==> trial 44 <==
Design Cfu, start of the top module:
module Cfu (
  input               cmd_valid,
  output              cmd_ready,
  input      [9:0]    cmd_payload_function_id,
  input      [31:0]   cmd_payload_inputs_0,
  input      [31:0]   cmd_payload_inputs_1,
  output reg          rsp_valid,
  input               rsp_ready,
  output reg [31:0]   rsp_payload_outputs_0,
  input               reset,
  input               clk
);
Settings: LEC_CHECK=0, CAP_MARGIN=20, CORE_MARGIN=2, CORE_UTILIZATION=72, PLACE_DENSITY_LB_ADDON=0.24, SLEW_MARGIN=20; clock period 12.9 ns.
run.sh (not shown) runs the stock make flow with config.mk's settings and CLKGATE_MAP_FILE=.
==> trial 15: changes against trial 44 <==
--- a/flow/config.mk
+++ b/flow/config.mk
@@ -6,7 +6,12 @@
 export NUM_CORES = 4
 export LEC_CHECK = 0
 export CAP_MARGIN = 20
+export CORE_ASPECT_RATIO = 1.77
 export CORE_MARGIN = 2
-export CORE_UTILIZATION = 72
-export PLACE_DENSITY_LB_ADDON = 0.24
+export CORE_UTILIZATION = 69
+export CTS_CLUSTER_DIAMETER = 108
+export CTS_CLUSTER_SIZE = 15
+export MAX_ROUTING_LAYER = met4
+export SETUP_SLACK_MARGIN = -1.25
 export SLEW_MARGIN = 20
+export TNS_END_PERCENT = 5
==> flow/constraint.sdc (replaced) <==
create_clock -name core_clock -period 13.5 [get_ports {clk}]
set_input_delay 2.7000 -clock core_clock [delete_from_list [all_inputs] [get_ports {clk}]]
set_output_delay 2.7000 -clock core_clock [all_outputs]
set_load 0.01 [all_outputs]
==> run_summary.xml <==
<?xml version="1.0" encoding="UTF-8"?>
<metrics>
  <group name="run_status">
    <metric name="check.faults" unit="">setup timing</metric>
    <metric name="outcome" unit="">complete, but fails checks</metric>
  </group>
  <group name="final_timing">
    <metric name="number_of_setup_violations_in_the_final_report" unit="">22</metric>
    <metric name="post-route-worst-setup-slack" unit="ns">-0.909</metric>
  </group>
  <group name="grt">
    <metric name="global_route.overflow_total" unit="">0</metric>
    <metric name="met1_track_demand_over_resource_in_global_routing" unit="%">41.4</metric>
  </group>
</metrics>
[end of results for trial 15]
==> run_summary.xml <==
<?xml version="1.0" encoding="UTF-8"?>
<metrics>
  <group name="run_status">
    <metric name="outcome" unit="">stopped before the end</metric>
    <metric name="lastStage" unit="">global routing</metric>
    <metric name="first-error" unit="">[ERROR GRT-0232] Routing congestion too high. Check the congestion heatmap in the GUI.</metric>
  </group>
  <group name="grt">
    <metric name="grt_most_used_layer" unit="">met2</metric>
    <metric name="global_route.overflow_total" unit="">86</metric>
  </group>
  <group name="placement">
    <metric name="detailed_place_hpwl" unit="um">41100</metric>
    <metric name="post-place-cells" unit="">2345</metric>
  </group>
  <group name="floorplan">
    <metric name="pin_count" unit="">112</metric>
  </group>
</metrics>
[end of results for trial 44]


==> inputs of v27 <==
Starting RTL as in the previous note.
==> flow/design.v (excerpt) <==
module Cfu (
  input               cmd_valid,
  output              cmd_ready,
  input      [9:0]    cmd_payload_function_id,
  input      [31:0]   cmd_payload_inputs_0,
  input      [31:0]   cmd_payload_inputs_1,
  output reg          rsp_valid,
  input               rsp_ready,
  output reg [31:0]   rsp_payload_outputs_0,
  input               reset,
  input               clk
);
make LEC_CHECK=0 CAP_MARGIN=20 CORE_MARGIN=2 CORE_UTILIZATION=71 CTS_CLUSTER_SIZE=45 GPL_ROUTABILITY_DRIVEN=1 MAX_ROUTING_LAYER=met5 MIN_ROUTING_LAYER=met1 PLACE_DENSITY_LB_ADDON=0.25 SETUP_SLACK_MARGIN=-0.16 SLEW_MARGIN=40 TNS_END_PERCENT=5 finish   # period 12.7 ns
==> v37: changes against v27 <==
CORE_MARGIN = 7   (was 2)
CORE_UTILIZATION = 19   (was 71)
CTS_CLUSTER_DIAMETER = 113   (was default)
GPL_ROUTABILITY_DRIVEN = 0   (was 1)
GPL_TIMING_DRIVEN = 0   (was default)
PLACE_DENSITY_LB_ADDON = default   (was 0.25)
SETUP_SLACK_MARGIN = 1.41   (was -0.16)
SLEW_MARGIN = 15   (was 40)
TNS_END_PERCENT = default   (was 5)
==> flow/constraint.sdc (replaced) <==
create_clock -name core_clock -period 8.71 [get_ports {clk}]
set_input_delay 1.7420 -clock core_clock [delete_from_list [all_inputs] [get_ports {clk}]]
set_output_delay 1.7420 -clock core_clock [all_outputs]
set_load 0.01 [all_outputs]
==> v19: changes against v27 <==
CORE_UTILIZATION = 72   (was 71)
CTS_CLUSTER_SIZE = default   (was 45)
GPL_ROUTABILITY_DRIVEN = default   (was 1)
MAX_ROUTING_LAYER = default   (was met5)
MIN_ROUTING_LAYER = default   (was met1)
PLACE_DENSITY_LB_ADDON = 0.24   (was 0.25)
SETUP_SLACK_MARGIN = default   (was -0.16)
SLEW_MARGIN = 20   (was 40)
TNS_END_PERCENT = default   (was 5)
==> changes_impl.md <==
### Implementation results

- Run status: stopped before the end
- Failing step: 5_1_grt
- First Err: [ERROR GRT-0232] Routing congestion too high. Check the congestion heatmap in the GUI.
- M1 GR Usage: 85.8%
- Init Core Util: between 70 and 80%
- Port Buffer Count: 105
- Inst Count DP: roughly 2400
- Routability cong.: 1.04
# the run above: v19

==> changes_impl.md <==
## Implementation

- Run status: failed layout checks
- Inst Count DP: 2979
- Setup ws final: -3420 ps
- Port Buffer Count: 89
- Endpoints failing setup: 29
- Init Core Util: 19.2%
- M1 GR Usage: 17.3%
- SO Viols: setup timing
# the run above: v37

==> changes_impl.md <==
## Implementation

- Mapped Area: roughly 16000 µm²
- Init Core Util: between 70% and 80%
- Run status: failed layout checks
- Setup ws final: -1190 ps
- Endpoints failing setup: 22
- Port Buffer Count: ~110
- Routability cong.: 0.960
- Setup bufs post-CTS: 7
- SO Viols: setup timing
# the run above: v27



==> job 217: inputs <==
Cfu again, from the RTL that the note above started with.
==> flow/config.mk <==
export PLATFORM = sky130hd
export DESIGN_NAME = Cfu
export DESIGN_NICKNAME = Cfu
export VERILOG_FILES = /design/flow/design.v
export SDC_FILE = /design/flow/constraint.sdc
export NUM_CORES = 4
export LEC_CHECK = 0
export CAP_MARGIN = 20
export CORE_MARGIN = 2
export CORE_UTILIZATION = 71
export CTS_CLUSTER_SIZE = 45
export GPL_ROUTABILITY_DRIVEN = 1
export MAX_ROUTING_LAYER = met5
export MIN_ROUTING_LAYER = met1
export PLACE_DENSITY_LB_ADDON = 0.25
export SETUP_SLACK_MARGIN = -0.16
export SLEW_MARGIN = 0
==> flow/constraint.sdc <==
create_clock -name core_clock -period 12.7 [get_ports {clk}]
set_input_delay 2.5400 -clock core_clock [delete_from_list [all_inputs] [get_ports {clk}]]
set_output_delay 2.5400 -clock core_clock [all_outputs]
set_load 0.01 [all_outputs]
==> job 958 (differences from job 217) <==
- CORE_UTILIZATION: 71 -> 72
- CTS_CLUSTER_SIZE: 45 -> default
- GPL_ROUTABILITY_DRIVEN: 1 -> default
- HOLD_SLACK_MARGIN: default -> -0.09
- MAX_ROUTING_LAYER: met5 -> default
- MIN_ROUTING_LAYER: met1 -> default
- PLACE_DENSITY_LB_ADDON: 0.25 -> 0.24
- SETUP_SLACK_MARGIN: -0.16 -> default
- SLEW_MARGIN: 0 -> 20
- TNS_END_PERCENT: default -> 5
==> flow/constraint.sdc (replaced) <==
create_clock -name core_clock -period 13.1 [get_ports {clk}]
set_input_delay 2.6200 -clock core_clock [delete_from_list [all_inputs] [get_ports {clk}]]
set_output_delay 2.6200 -clock core_clock [all_outputs]
set_load 0.01 [all_outputs]
==> job 7011 (differences from job 217) <==
- ABC_AREA: default -> 1
- CELL_PAD_IN_SITES_GLOBAL_PLACEMENT: default -> 1
- CORE_MARGIN: 2 -> 7
- CORE_UTILIZATION: 71 -> 19
- CTS_CLUSTER_DIAMETER: default -> 113
- GPL_ROUTABILITY_DRIVEN: 1 -> 0
- GPL_TIMING_DRIVEN: default -> 0
- PLACE_DENSITY_LB_ADDON: 0.25 -> default
- SETUP_SLACK_MARGIN: -0.16 -> default
- SLEW_MARGIN: 0 -> 15
==> flow/constraint.sdc (replaced) <==
create_clock -name core_clock -period 8.71 [get_ports {clk}]
set_input_delay 1.7420 -clock core_clock [delete_from_list [all_inputs] [get_ports {clk}]]
set_output_delay 1.7420 -clock core_clock [all_outputs]
set_load 0.01 [all_outputs]
==> comparison <==
- Non-clock buffer count: job 7011 is lower than job 958 (96).
- Against job 7011, the hold slack of job 958 is better by 0.020 ns.
- In job 7011 the design area is higher than in job 958, by about 10%.
- In job 7011 the synthesized cell count is larger than in job 958, by 28%.
- In flip-flop count, job 7011 and job 958 do not differ.
- Job 7011 completed, yet does not pass: negative setup slack. Job 217 stopped in global routing (5_1_grt) with GRT-0232. Job 958 completed, yet does not pass: negative setup slack.
- Between job 7011 and job 958, the lower synthesized area is in job 958 (gap about 3.7%, measured against job 958).
- Clock skew is about the same in job 7011 and job 958.
- Die size, highest first: job 7011, job 217, job 958.
- Count of clock-buffer cells in the layout: job 7011 is lower than job 958 (2).
- Between job 7011 and job 958, the lower wire length is in job 7011 (gap about 7%, measured against job 958).


==> inputs of violet <==
==> flow/design.v <==
module PE (
	in_a,
	in_b,
	out_c
);
input	[15:0] in_a;  
input	[15:0] in_b;  
output	[9:0] out_c;
wire    [7:0] psum_l0[3:0];  
wire    [8:0] psum_l1[1:0];
assign psum_l0[0] = in_a[ 3: 0] * in_b[ 3: 0];   
assign psum_l0[1] = in_a[ 7: 4] * in_b[ 7: 4];
assign psum_l0[2] = in_a[11: 8] * in_b[11: 8];
assign psum_l0[3] = in_a[15:12] * in_b[15:12];
assign psum_l1[0] = psum_l0[0] + psum_l0[1];     
assign psum_l1[1] = psum_l0[2] + psum_l0[3];
assign out_c = psum_l1[0] + psum_l1[1];          
endmodule
module Bitblade (
	mode,
	in_a,
	in_b,
    out_c
);
input	mode;
input   [63:0] in_a;
input   [63:0] in_b;
output  [17:0] out_c;
wire    [15:0] pe_in_a[3:0];
wire    [15:0] pe_in_b[3:0];
wire    [ 9:0] pe_out_c[3:0];
wire	[31:0] aw, ax, ay, az;
wire	[31:0] bw, bx, by, bz;
assign aw = {in_a[60+4-1:60], in_a[52+4-1:52], in_a[44+4-1:44], in_a[36+4-1:36]};
assign ax = {in_a[56+4-1:56], in_a[48+4-1:48], in_a[40+4-1:40], in_a[32+4-1:32]};
assign ay = {in_a[28+4-1:28], in_a[20+4-1:20], in_a[12+4-1:12], in_a[ 4+4-1: 4]};
assign az = {in_a[24+4-1:24], in_a[16+4-1:16], in_a[ 8+4-1: 8], in_a[ 0+4-1: 0]};
assign bw = {in_b[60+4-1:60], in_b[52+4-1:52], in_b[44+4-1:44], in_b[36+4-1:36]};
assign bx = {in_b[56+4-1:56], in_b[48+4-1:48], in_b[40+4-1:40], in_b[32+4-1:32]};
assign by = {in_b[28+4-1:28], in_b[20+4-1:20], in_b[12+4-1:12], in_b[ 4+4-1: 4]};
assign bz = {in_b[24+4-1:24], in_b[16+4-1:16], in_b[ 8+4-1: 8], in_b[ 0+4-1: 0]};
assign pe_in_a[0] = (mode) ? aw : ay;
assign pe_in_a[1] = (mode) ? ax : az;
assign pe_in_a[2] = ay;
assign pe_in_a[3] = az;
assign pe_in_b[0] = (mode) ? bw : by;
assign pe_in_b[1] = (mode) ? bx : by;
assign pe_in_b[2] = (mode) ? by : bz;
assign pe_in_b[3] = bz;
PE pe0( .in_a(pe_in_a[0]), .in_b(pe_in_b[0]), .out_c(pe_out_c[0]));
PE pe1( .in_a(pe_in_a[1]), .in_b(pe_in_b[1]), .out_c(pe_out_c[1]));
PE pe2( .in_a(pe_in_a[2]), .in_b(pe_in_b[2]), .out_c(pe_out_c[2]));
PE pe3( .in_a(pe_in_a[3]), .in_b(pe_in_b[3]), .out_c(pe_out_c[3]));
assign out_c = (pe_out_c[0] << (mode ? 0 : 8)) + (pe_out_c[1] << (mode ? 0 : 4)) + (pe_out_c[2] << (mode ? 0 : 4)) + (pe_out_c[3] << (mode ? 0 : 0));
endmodule
module Cfu (
  input               cmd_valid,
  output              cmd_ready,
  input      [9:0]    cmd_payload_function_id,
  input      [31:0]   cmd_payload_inputs_0,
  input      [31:0]   cmd_payload_inputs_1,
  output reg          rsp_valid,
  input               rsp_ready,
  output reg [31:0]   rsp_payload_outputs_0,
  input               reset,
  input               clk
);
wire  [2:0] opcode;
wire  is_setting_mode, is_resetting_acc, is_accumlating, is_loading_upper;
reg         mode;  
reg   [31:0] upper_bitblade_in_a;
reg   [31:0] upper_bitblade_in_b;
wire  [63:0] bitblade_in_a;
wire  [63:0] bitblade_in_b;
wire  [31:0] bitblade_out_c;
assign opcode = cmd_payload_function_id[2:0];
assign is_setting_mode =  (cmd_valid) && (opcode == 0);
assign is_resetting_acc = (cmd_valid) && (opcode == 1);
assign is_loading_upper = (cmd_valid) && (opcode == 2);
assign is_accumlating =   (cmd_valid) && (opcode == 3);
always @(posedge clk) begin
  if (reset)
    mode <= 0;  
  else if (is_setting_mode)
    mode <= cmd_payload_function_id[3];
end
assign cmd_ready = ~rsp_valid;
always @(posedge clk) begin
  if (reset)          rsp_valid <= 1'b0;
  else if (rsp_valid) rsp_valid <= ~rsp_ready;   
  else if (cmd_valid) rsp_valid <= 1'b1;         
end
always @(posedge clk) begin
  if (reset)
    rsp_payload_outputs_0 <= 32'b0;
  else if (is_resetting_acc)
    rsp_payload_outputs_0 <= 32'b0;
  else if (is_accumlating)
    rsp_payload_outputs_0 <= rsp_payload_outputs_0 + bitblade_out_c;
end
always @(posedge clk) begin
  if (reset)                  upper_bitblade_in_a <= 0;
  else if (is_loading_upper)  upper_bitblade_in_a <= cmd_payload_inputs_0;
end
always @(posedge clk) begin
  if (reset)                  upper_bitblade_in_b <= 0;
  else if (is_loading_upper)  upper_bitblade_in_b <= cmd_payload_inputs_1;
end
assign bitblade_in_a = {upper_bitblade_in_a, cmd_payload_inputs_0};
assign bitblade_in_b = {upper_bitblade_in_b, cmd_payload_inputs_1};
Bitblade bitblade(
  .mode(mode),
  .in_a(bitblade_in_a),
  .in_b(bitblade_in_b),
  .out_c(bitblade_out_c)
);
endmodule
==> flow/run.sh <==
#!/bin/bash
# the make line also repeats each setting of config.mk as NAME=value (left out here)
make -C /OpenROAD-flow-scripts/flow DESIGN_CONFIG=/design/flow/config.mk WORK_HOME=/design/flow/orfs CLKGATE_MAP_FILE= finish
==> flow/config.mk <==
export PLATFORM = sky130hd
export DESIGN_NAME = Cfu
export DESIGN_NICKNAME = Cfu
export VERILOG_FILES = /design/flow/design.v
export SDC_FILE = /design/flow/constraint.sdc
export NUM_CORES = 4
export LEC_CHECK = 0
export ABC_AREA = 1
export CAP_MARGIN = 20
export CELL_PAD_IN_SITES_GLOBAL_PLACEMENT = 1
export CORE_ASPECT_RATIO = 1.4
export CORE_MARGIN = 7
export CORE_UTILIZATION = 19
export CTS_CLUSTER_DIAMETER = 113
export CTS_CLUSTER_SIZE = 45
export GPL_ROUTABILITY_DRIVEN = 1
export GPL_TIMING_DRIVEN = 0
export MAX_ROUTING_LAYER = met5
export MIN_ROUTING_LAYER = met1
export PLACE_DENSITY_LB_ADDON = 0.19
export SLEW_MARGIN = 15
==> flow/constraint.sdc <==
create_clock -name core_clock -period 8.71 [get_ports {clk}]
set_input_delay 1.7420 -clock core_clock [delete_from_list [all_inputs] [get_ports {clk}]]
set_output_delay 1.7420 -clock core_clock [all_outputs]
set_load 0.01 [all_outputs]
==> delta: changes against violet <==
ABC_AREA = unset   (was 1)
CELL_PAD_IN_SITES_GLOBAL_PLACEMENT = unset   (was 1)
CORE_ASPECT_RATIO = unset   (was 1.4)
CORE_MARGIN = 2   (was 7)
CORE_UTILIZATION = 71   (was 19)
CTS_CLUSTER_DIAMETER = unset   (was 113)
GPL_TIMING_DRIVEN = unset   (was 0)
MAX_ROUTING_LAYER = met4   (was met5)
PLACE_DENSITY_LB_ADDON = 0.25   (was 0.19)
SETUP_SLACK_MARGIN = -0.16   (was unset)
SLEW_MARGIN = 40   (was 15)
==> flow/constraint.sdc (replaced) <==
create_clock -name core_clock -period 12.7 [get_ports {clk}]
set_input_delay 2.5400 -clock core_clock [delete_from_list [all_inputs] [get_ports {clk}]]
set_output_delay 2.5400 -clock core_clock [all_outputs]
set_load 0.01 [all_outputs]
==> qor summary <==
metric	violet	delta
Number of placed cells counting well taps	3584	2364
Global placement routability congestion	0.8436	0.9777
Width of the chip	264.1 µm	154.3 µm
Yosys simple share	23.62%	14.75%
Area share of the largest cell type after synthesis	26.84%	27.84%
Pre-CTS WS	-4.452 ns	-1.497 ns
Floorplan row count	128	54
Multiplexer fraction of the synthesized cell area	0.7221%	1.490%
XOR-XNOR Cells, Area Fraction	1.843%	2.294%
# Post-CTS Setup Buffers	89	46
HPWL reported at the end of detailed placement	54.71 mm	42.67 mm
Result of the run	finished with violations	aborted with a tool error
Failing step	-	5_1_grt
Layout check failures	setup timing	-
Core outline area	0.08680 mm²	0.02203 mm²
Total die area	0.09615 mm²	0.02380 mm²
Floorplan net count	2816	2316
Starting density of the core	19.16%	72.80%
Post-synthesis share of cell area spent on full adders, half adders and majority gates	42.33%	43.91%
Distinct cell type count of the synthesized netlist	42	63
Die span in y	364.1 µm	154.3 µm
Chip area line of the yosys report	0.01663 mm²	0.01604 mm²
Post-DP Area	0.01947 mm²	0.01906 mm²
Resized cells post-CTS	686	320
Total standard cell area after synthesis	0.01663 mm²	0.01604 mm²
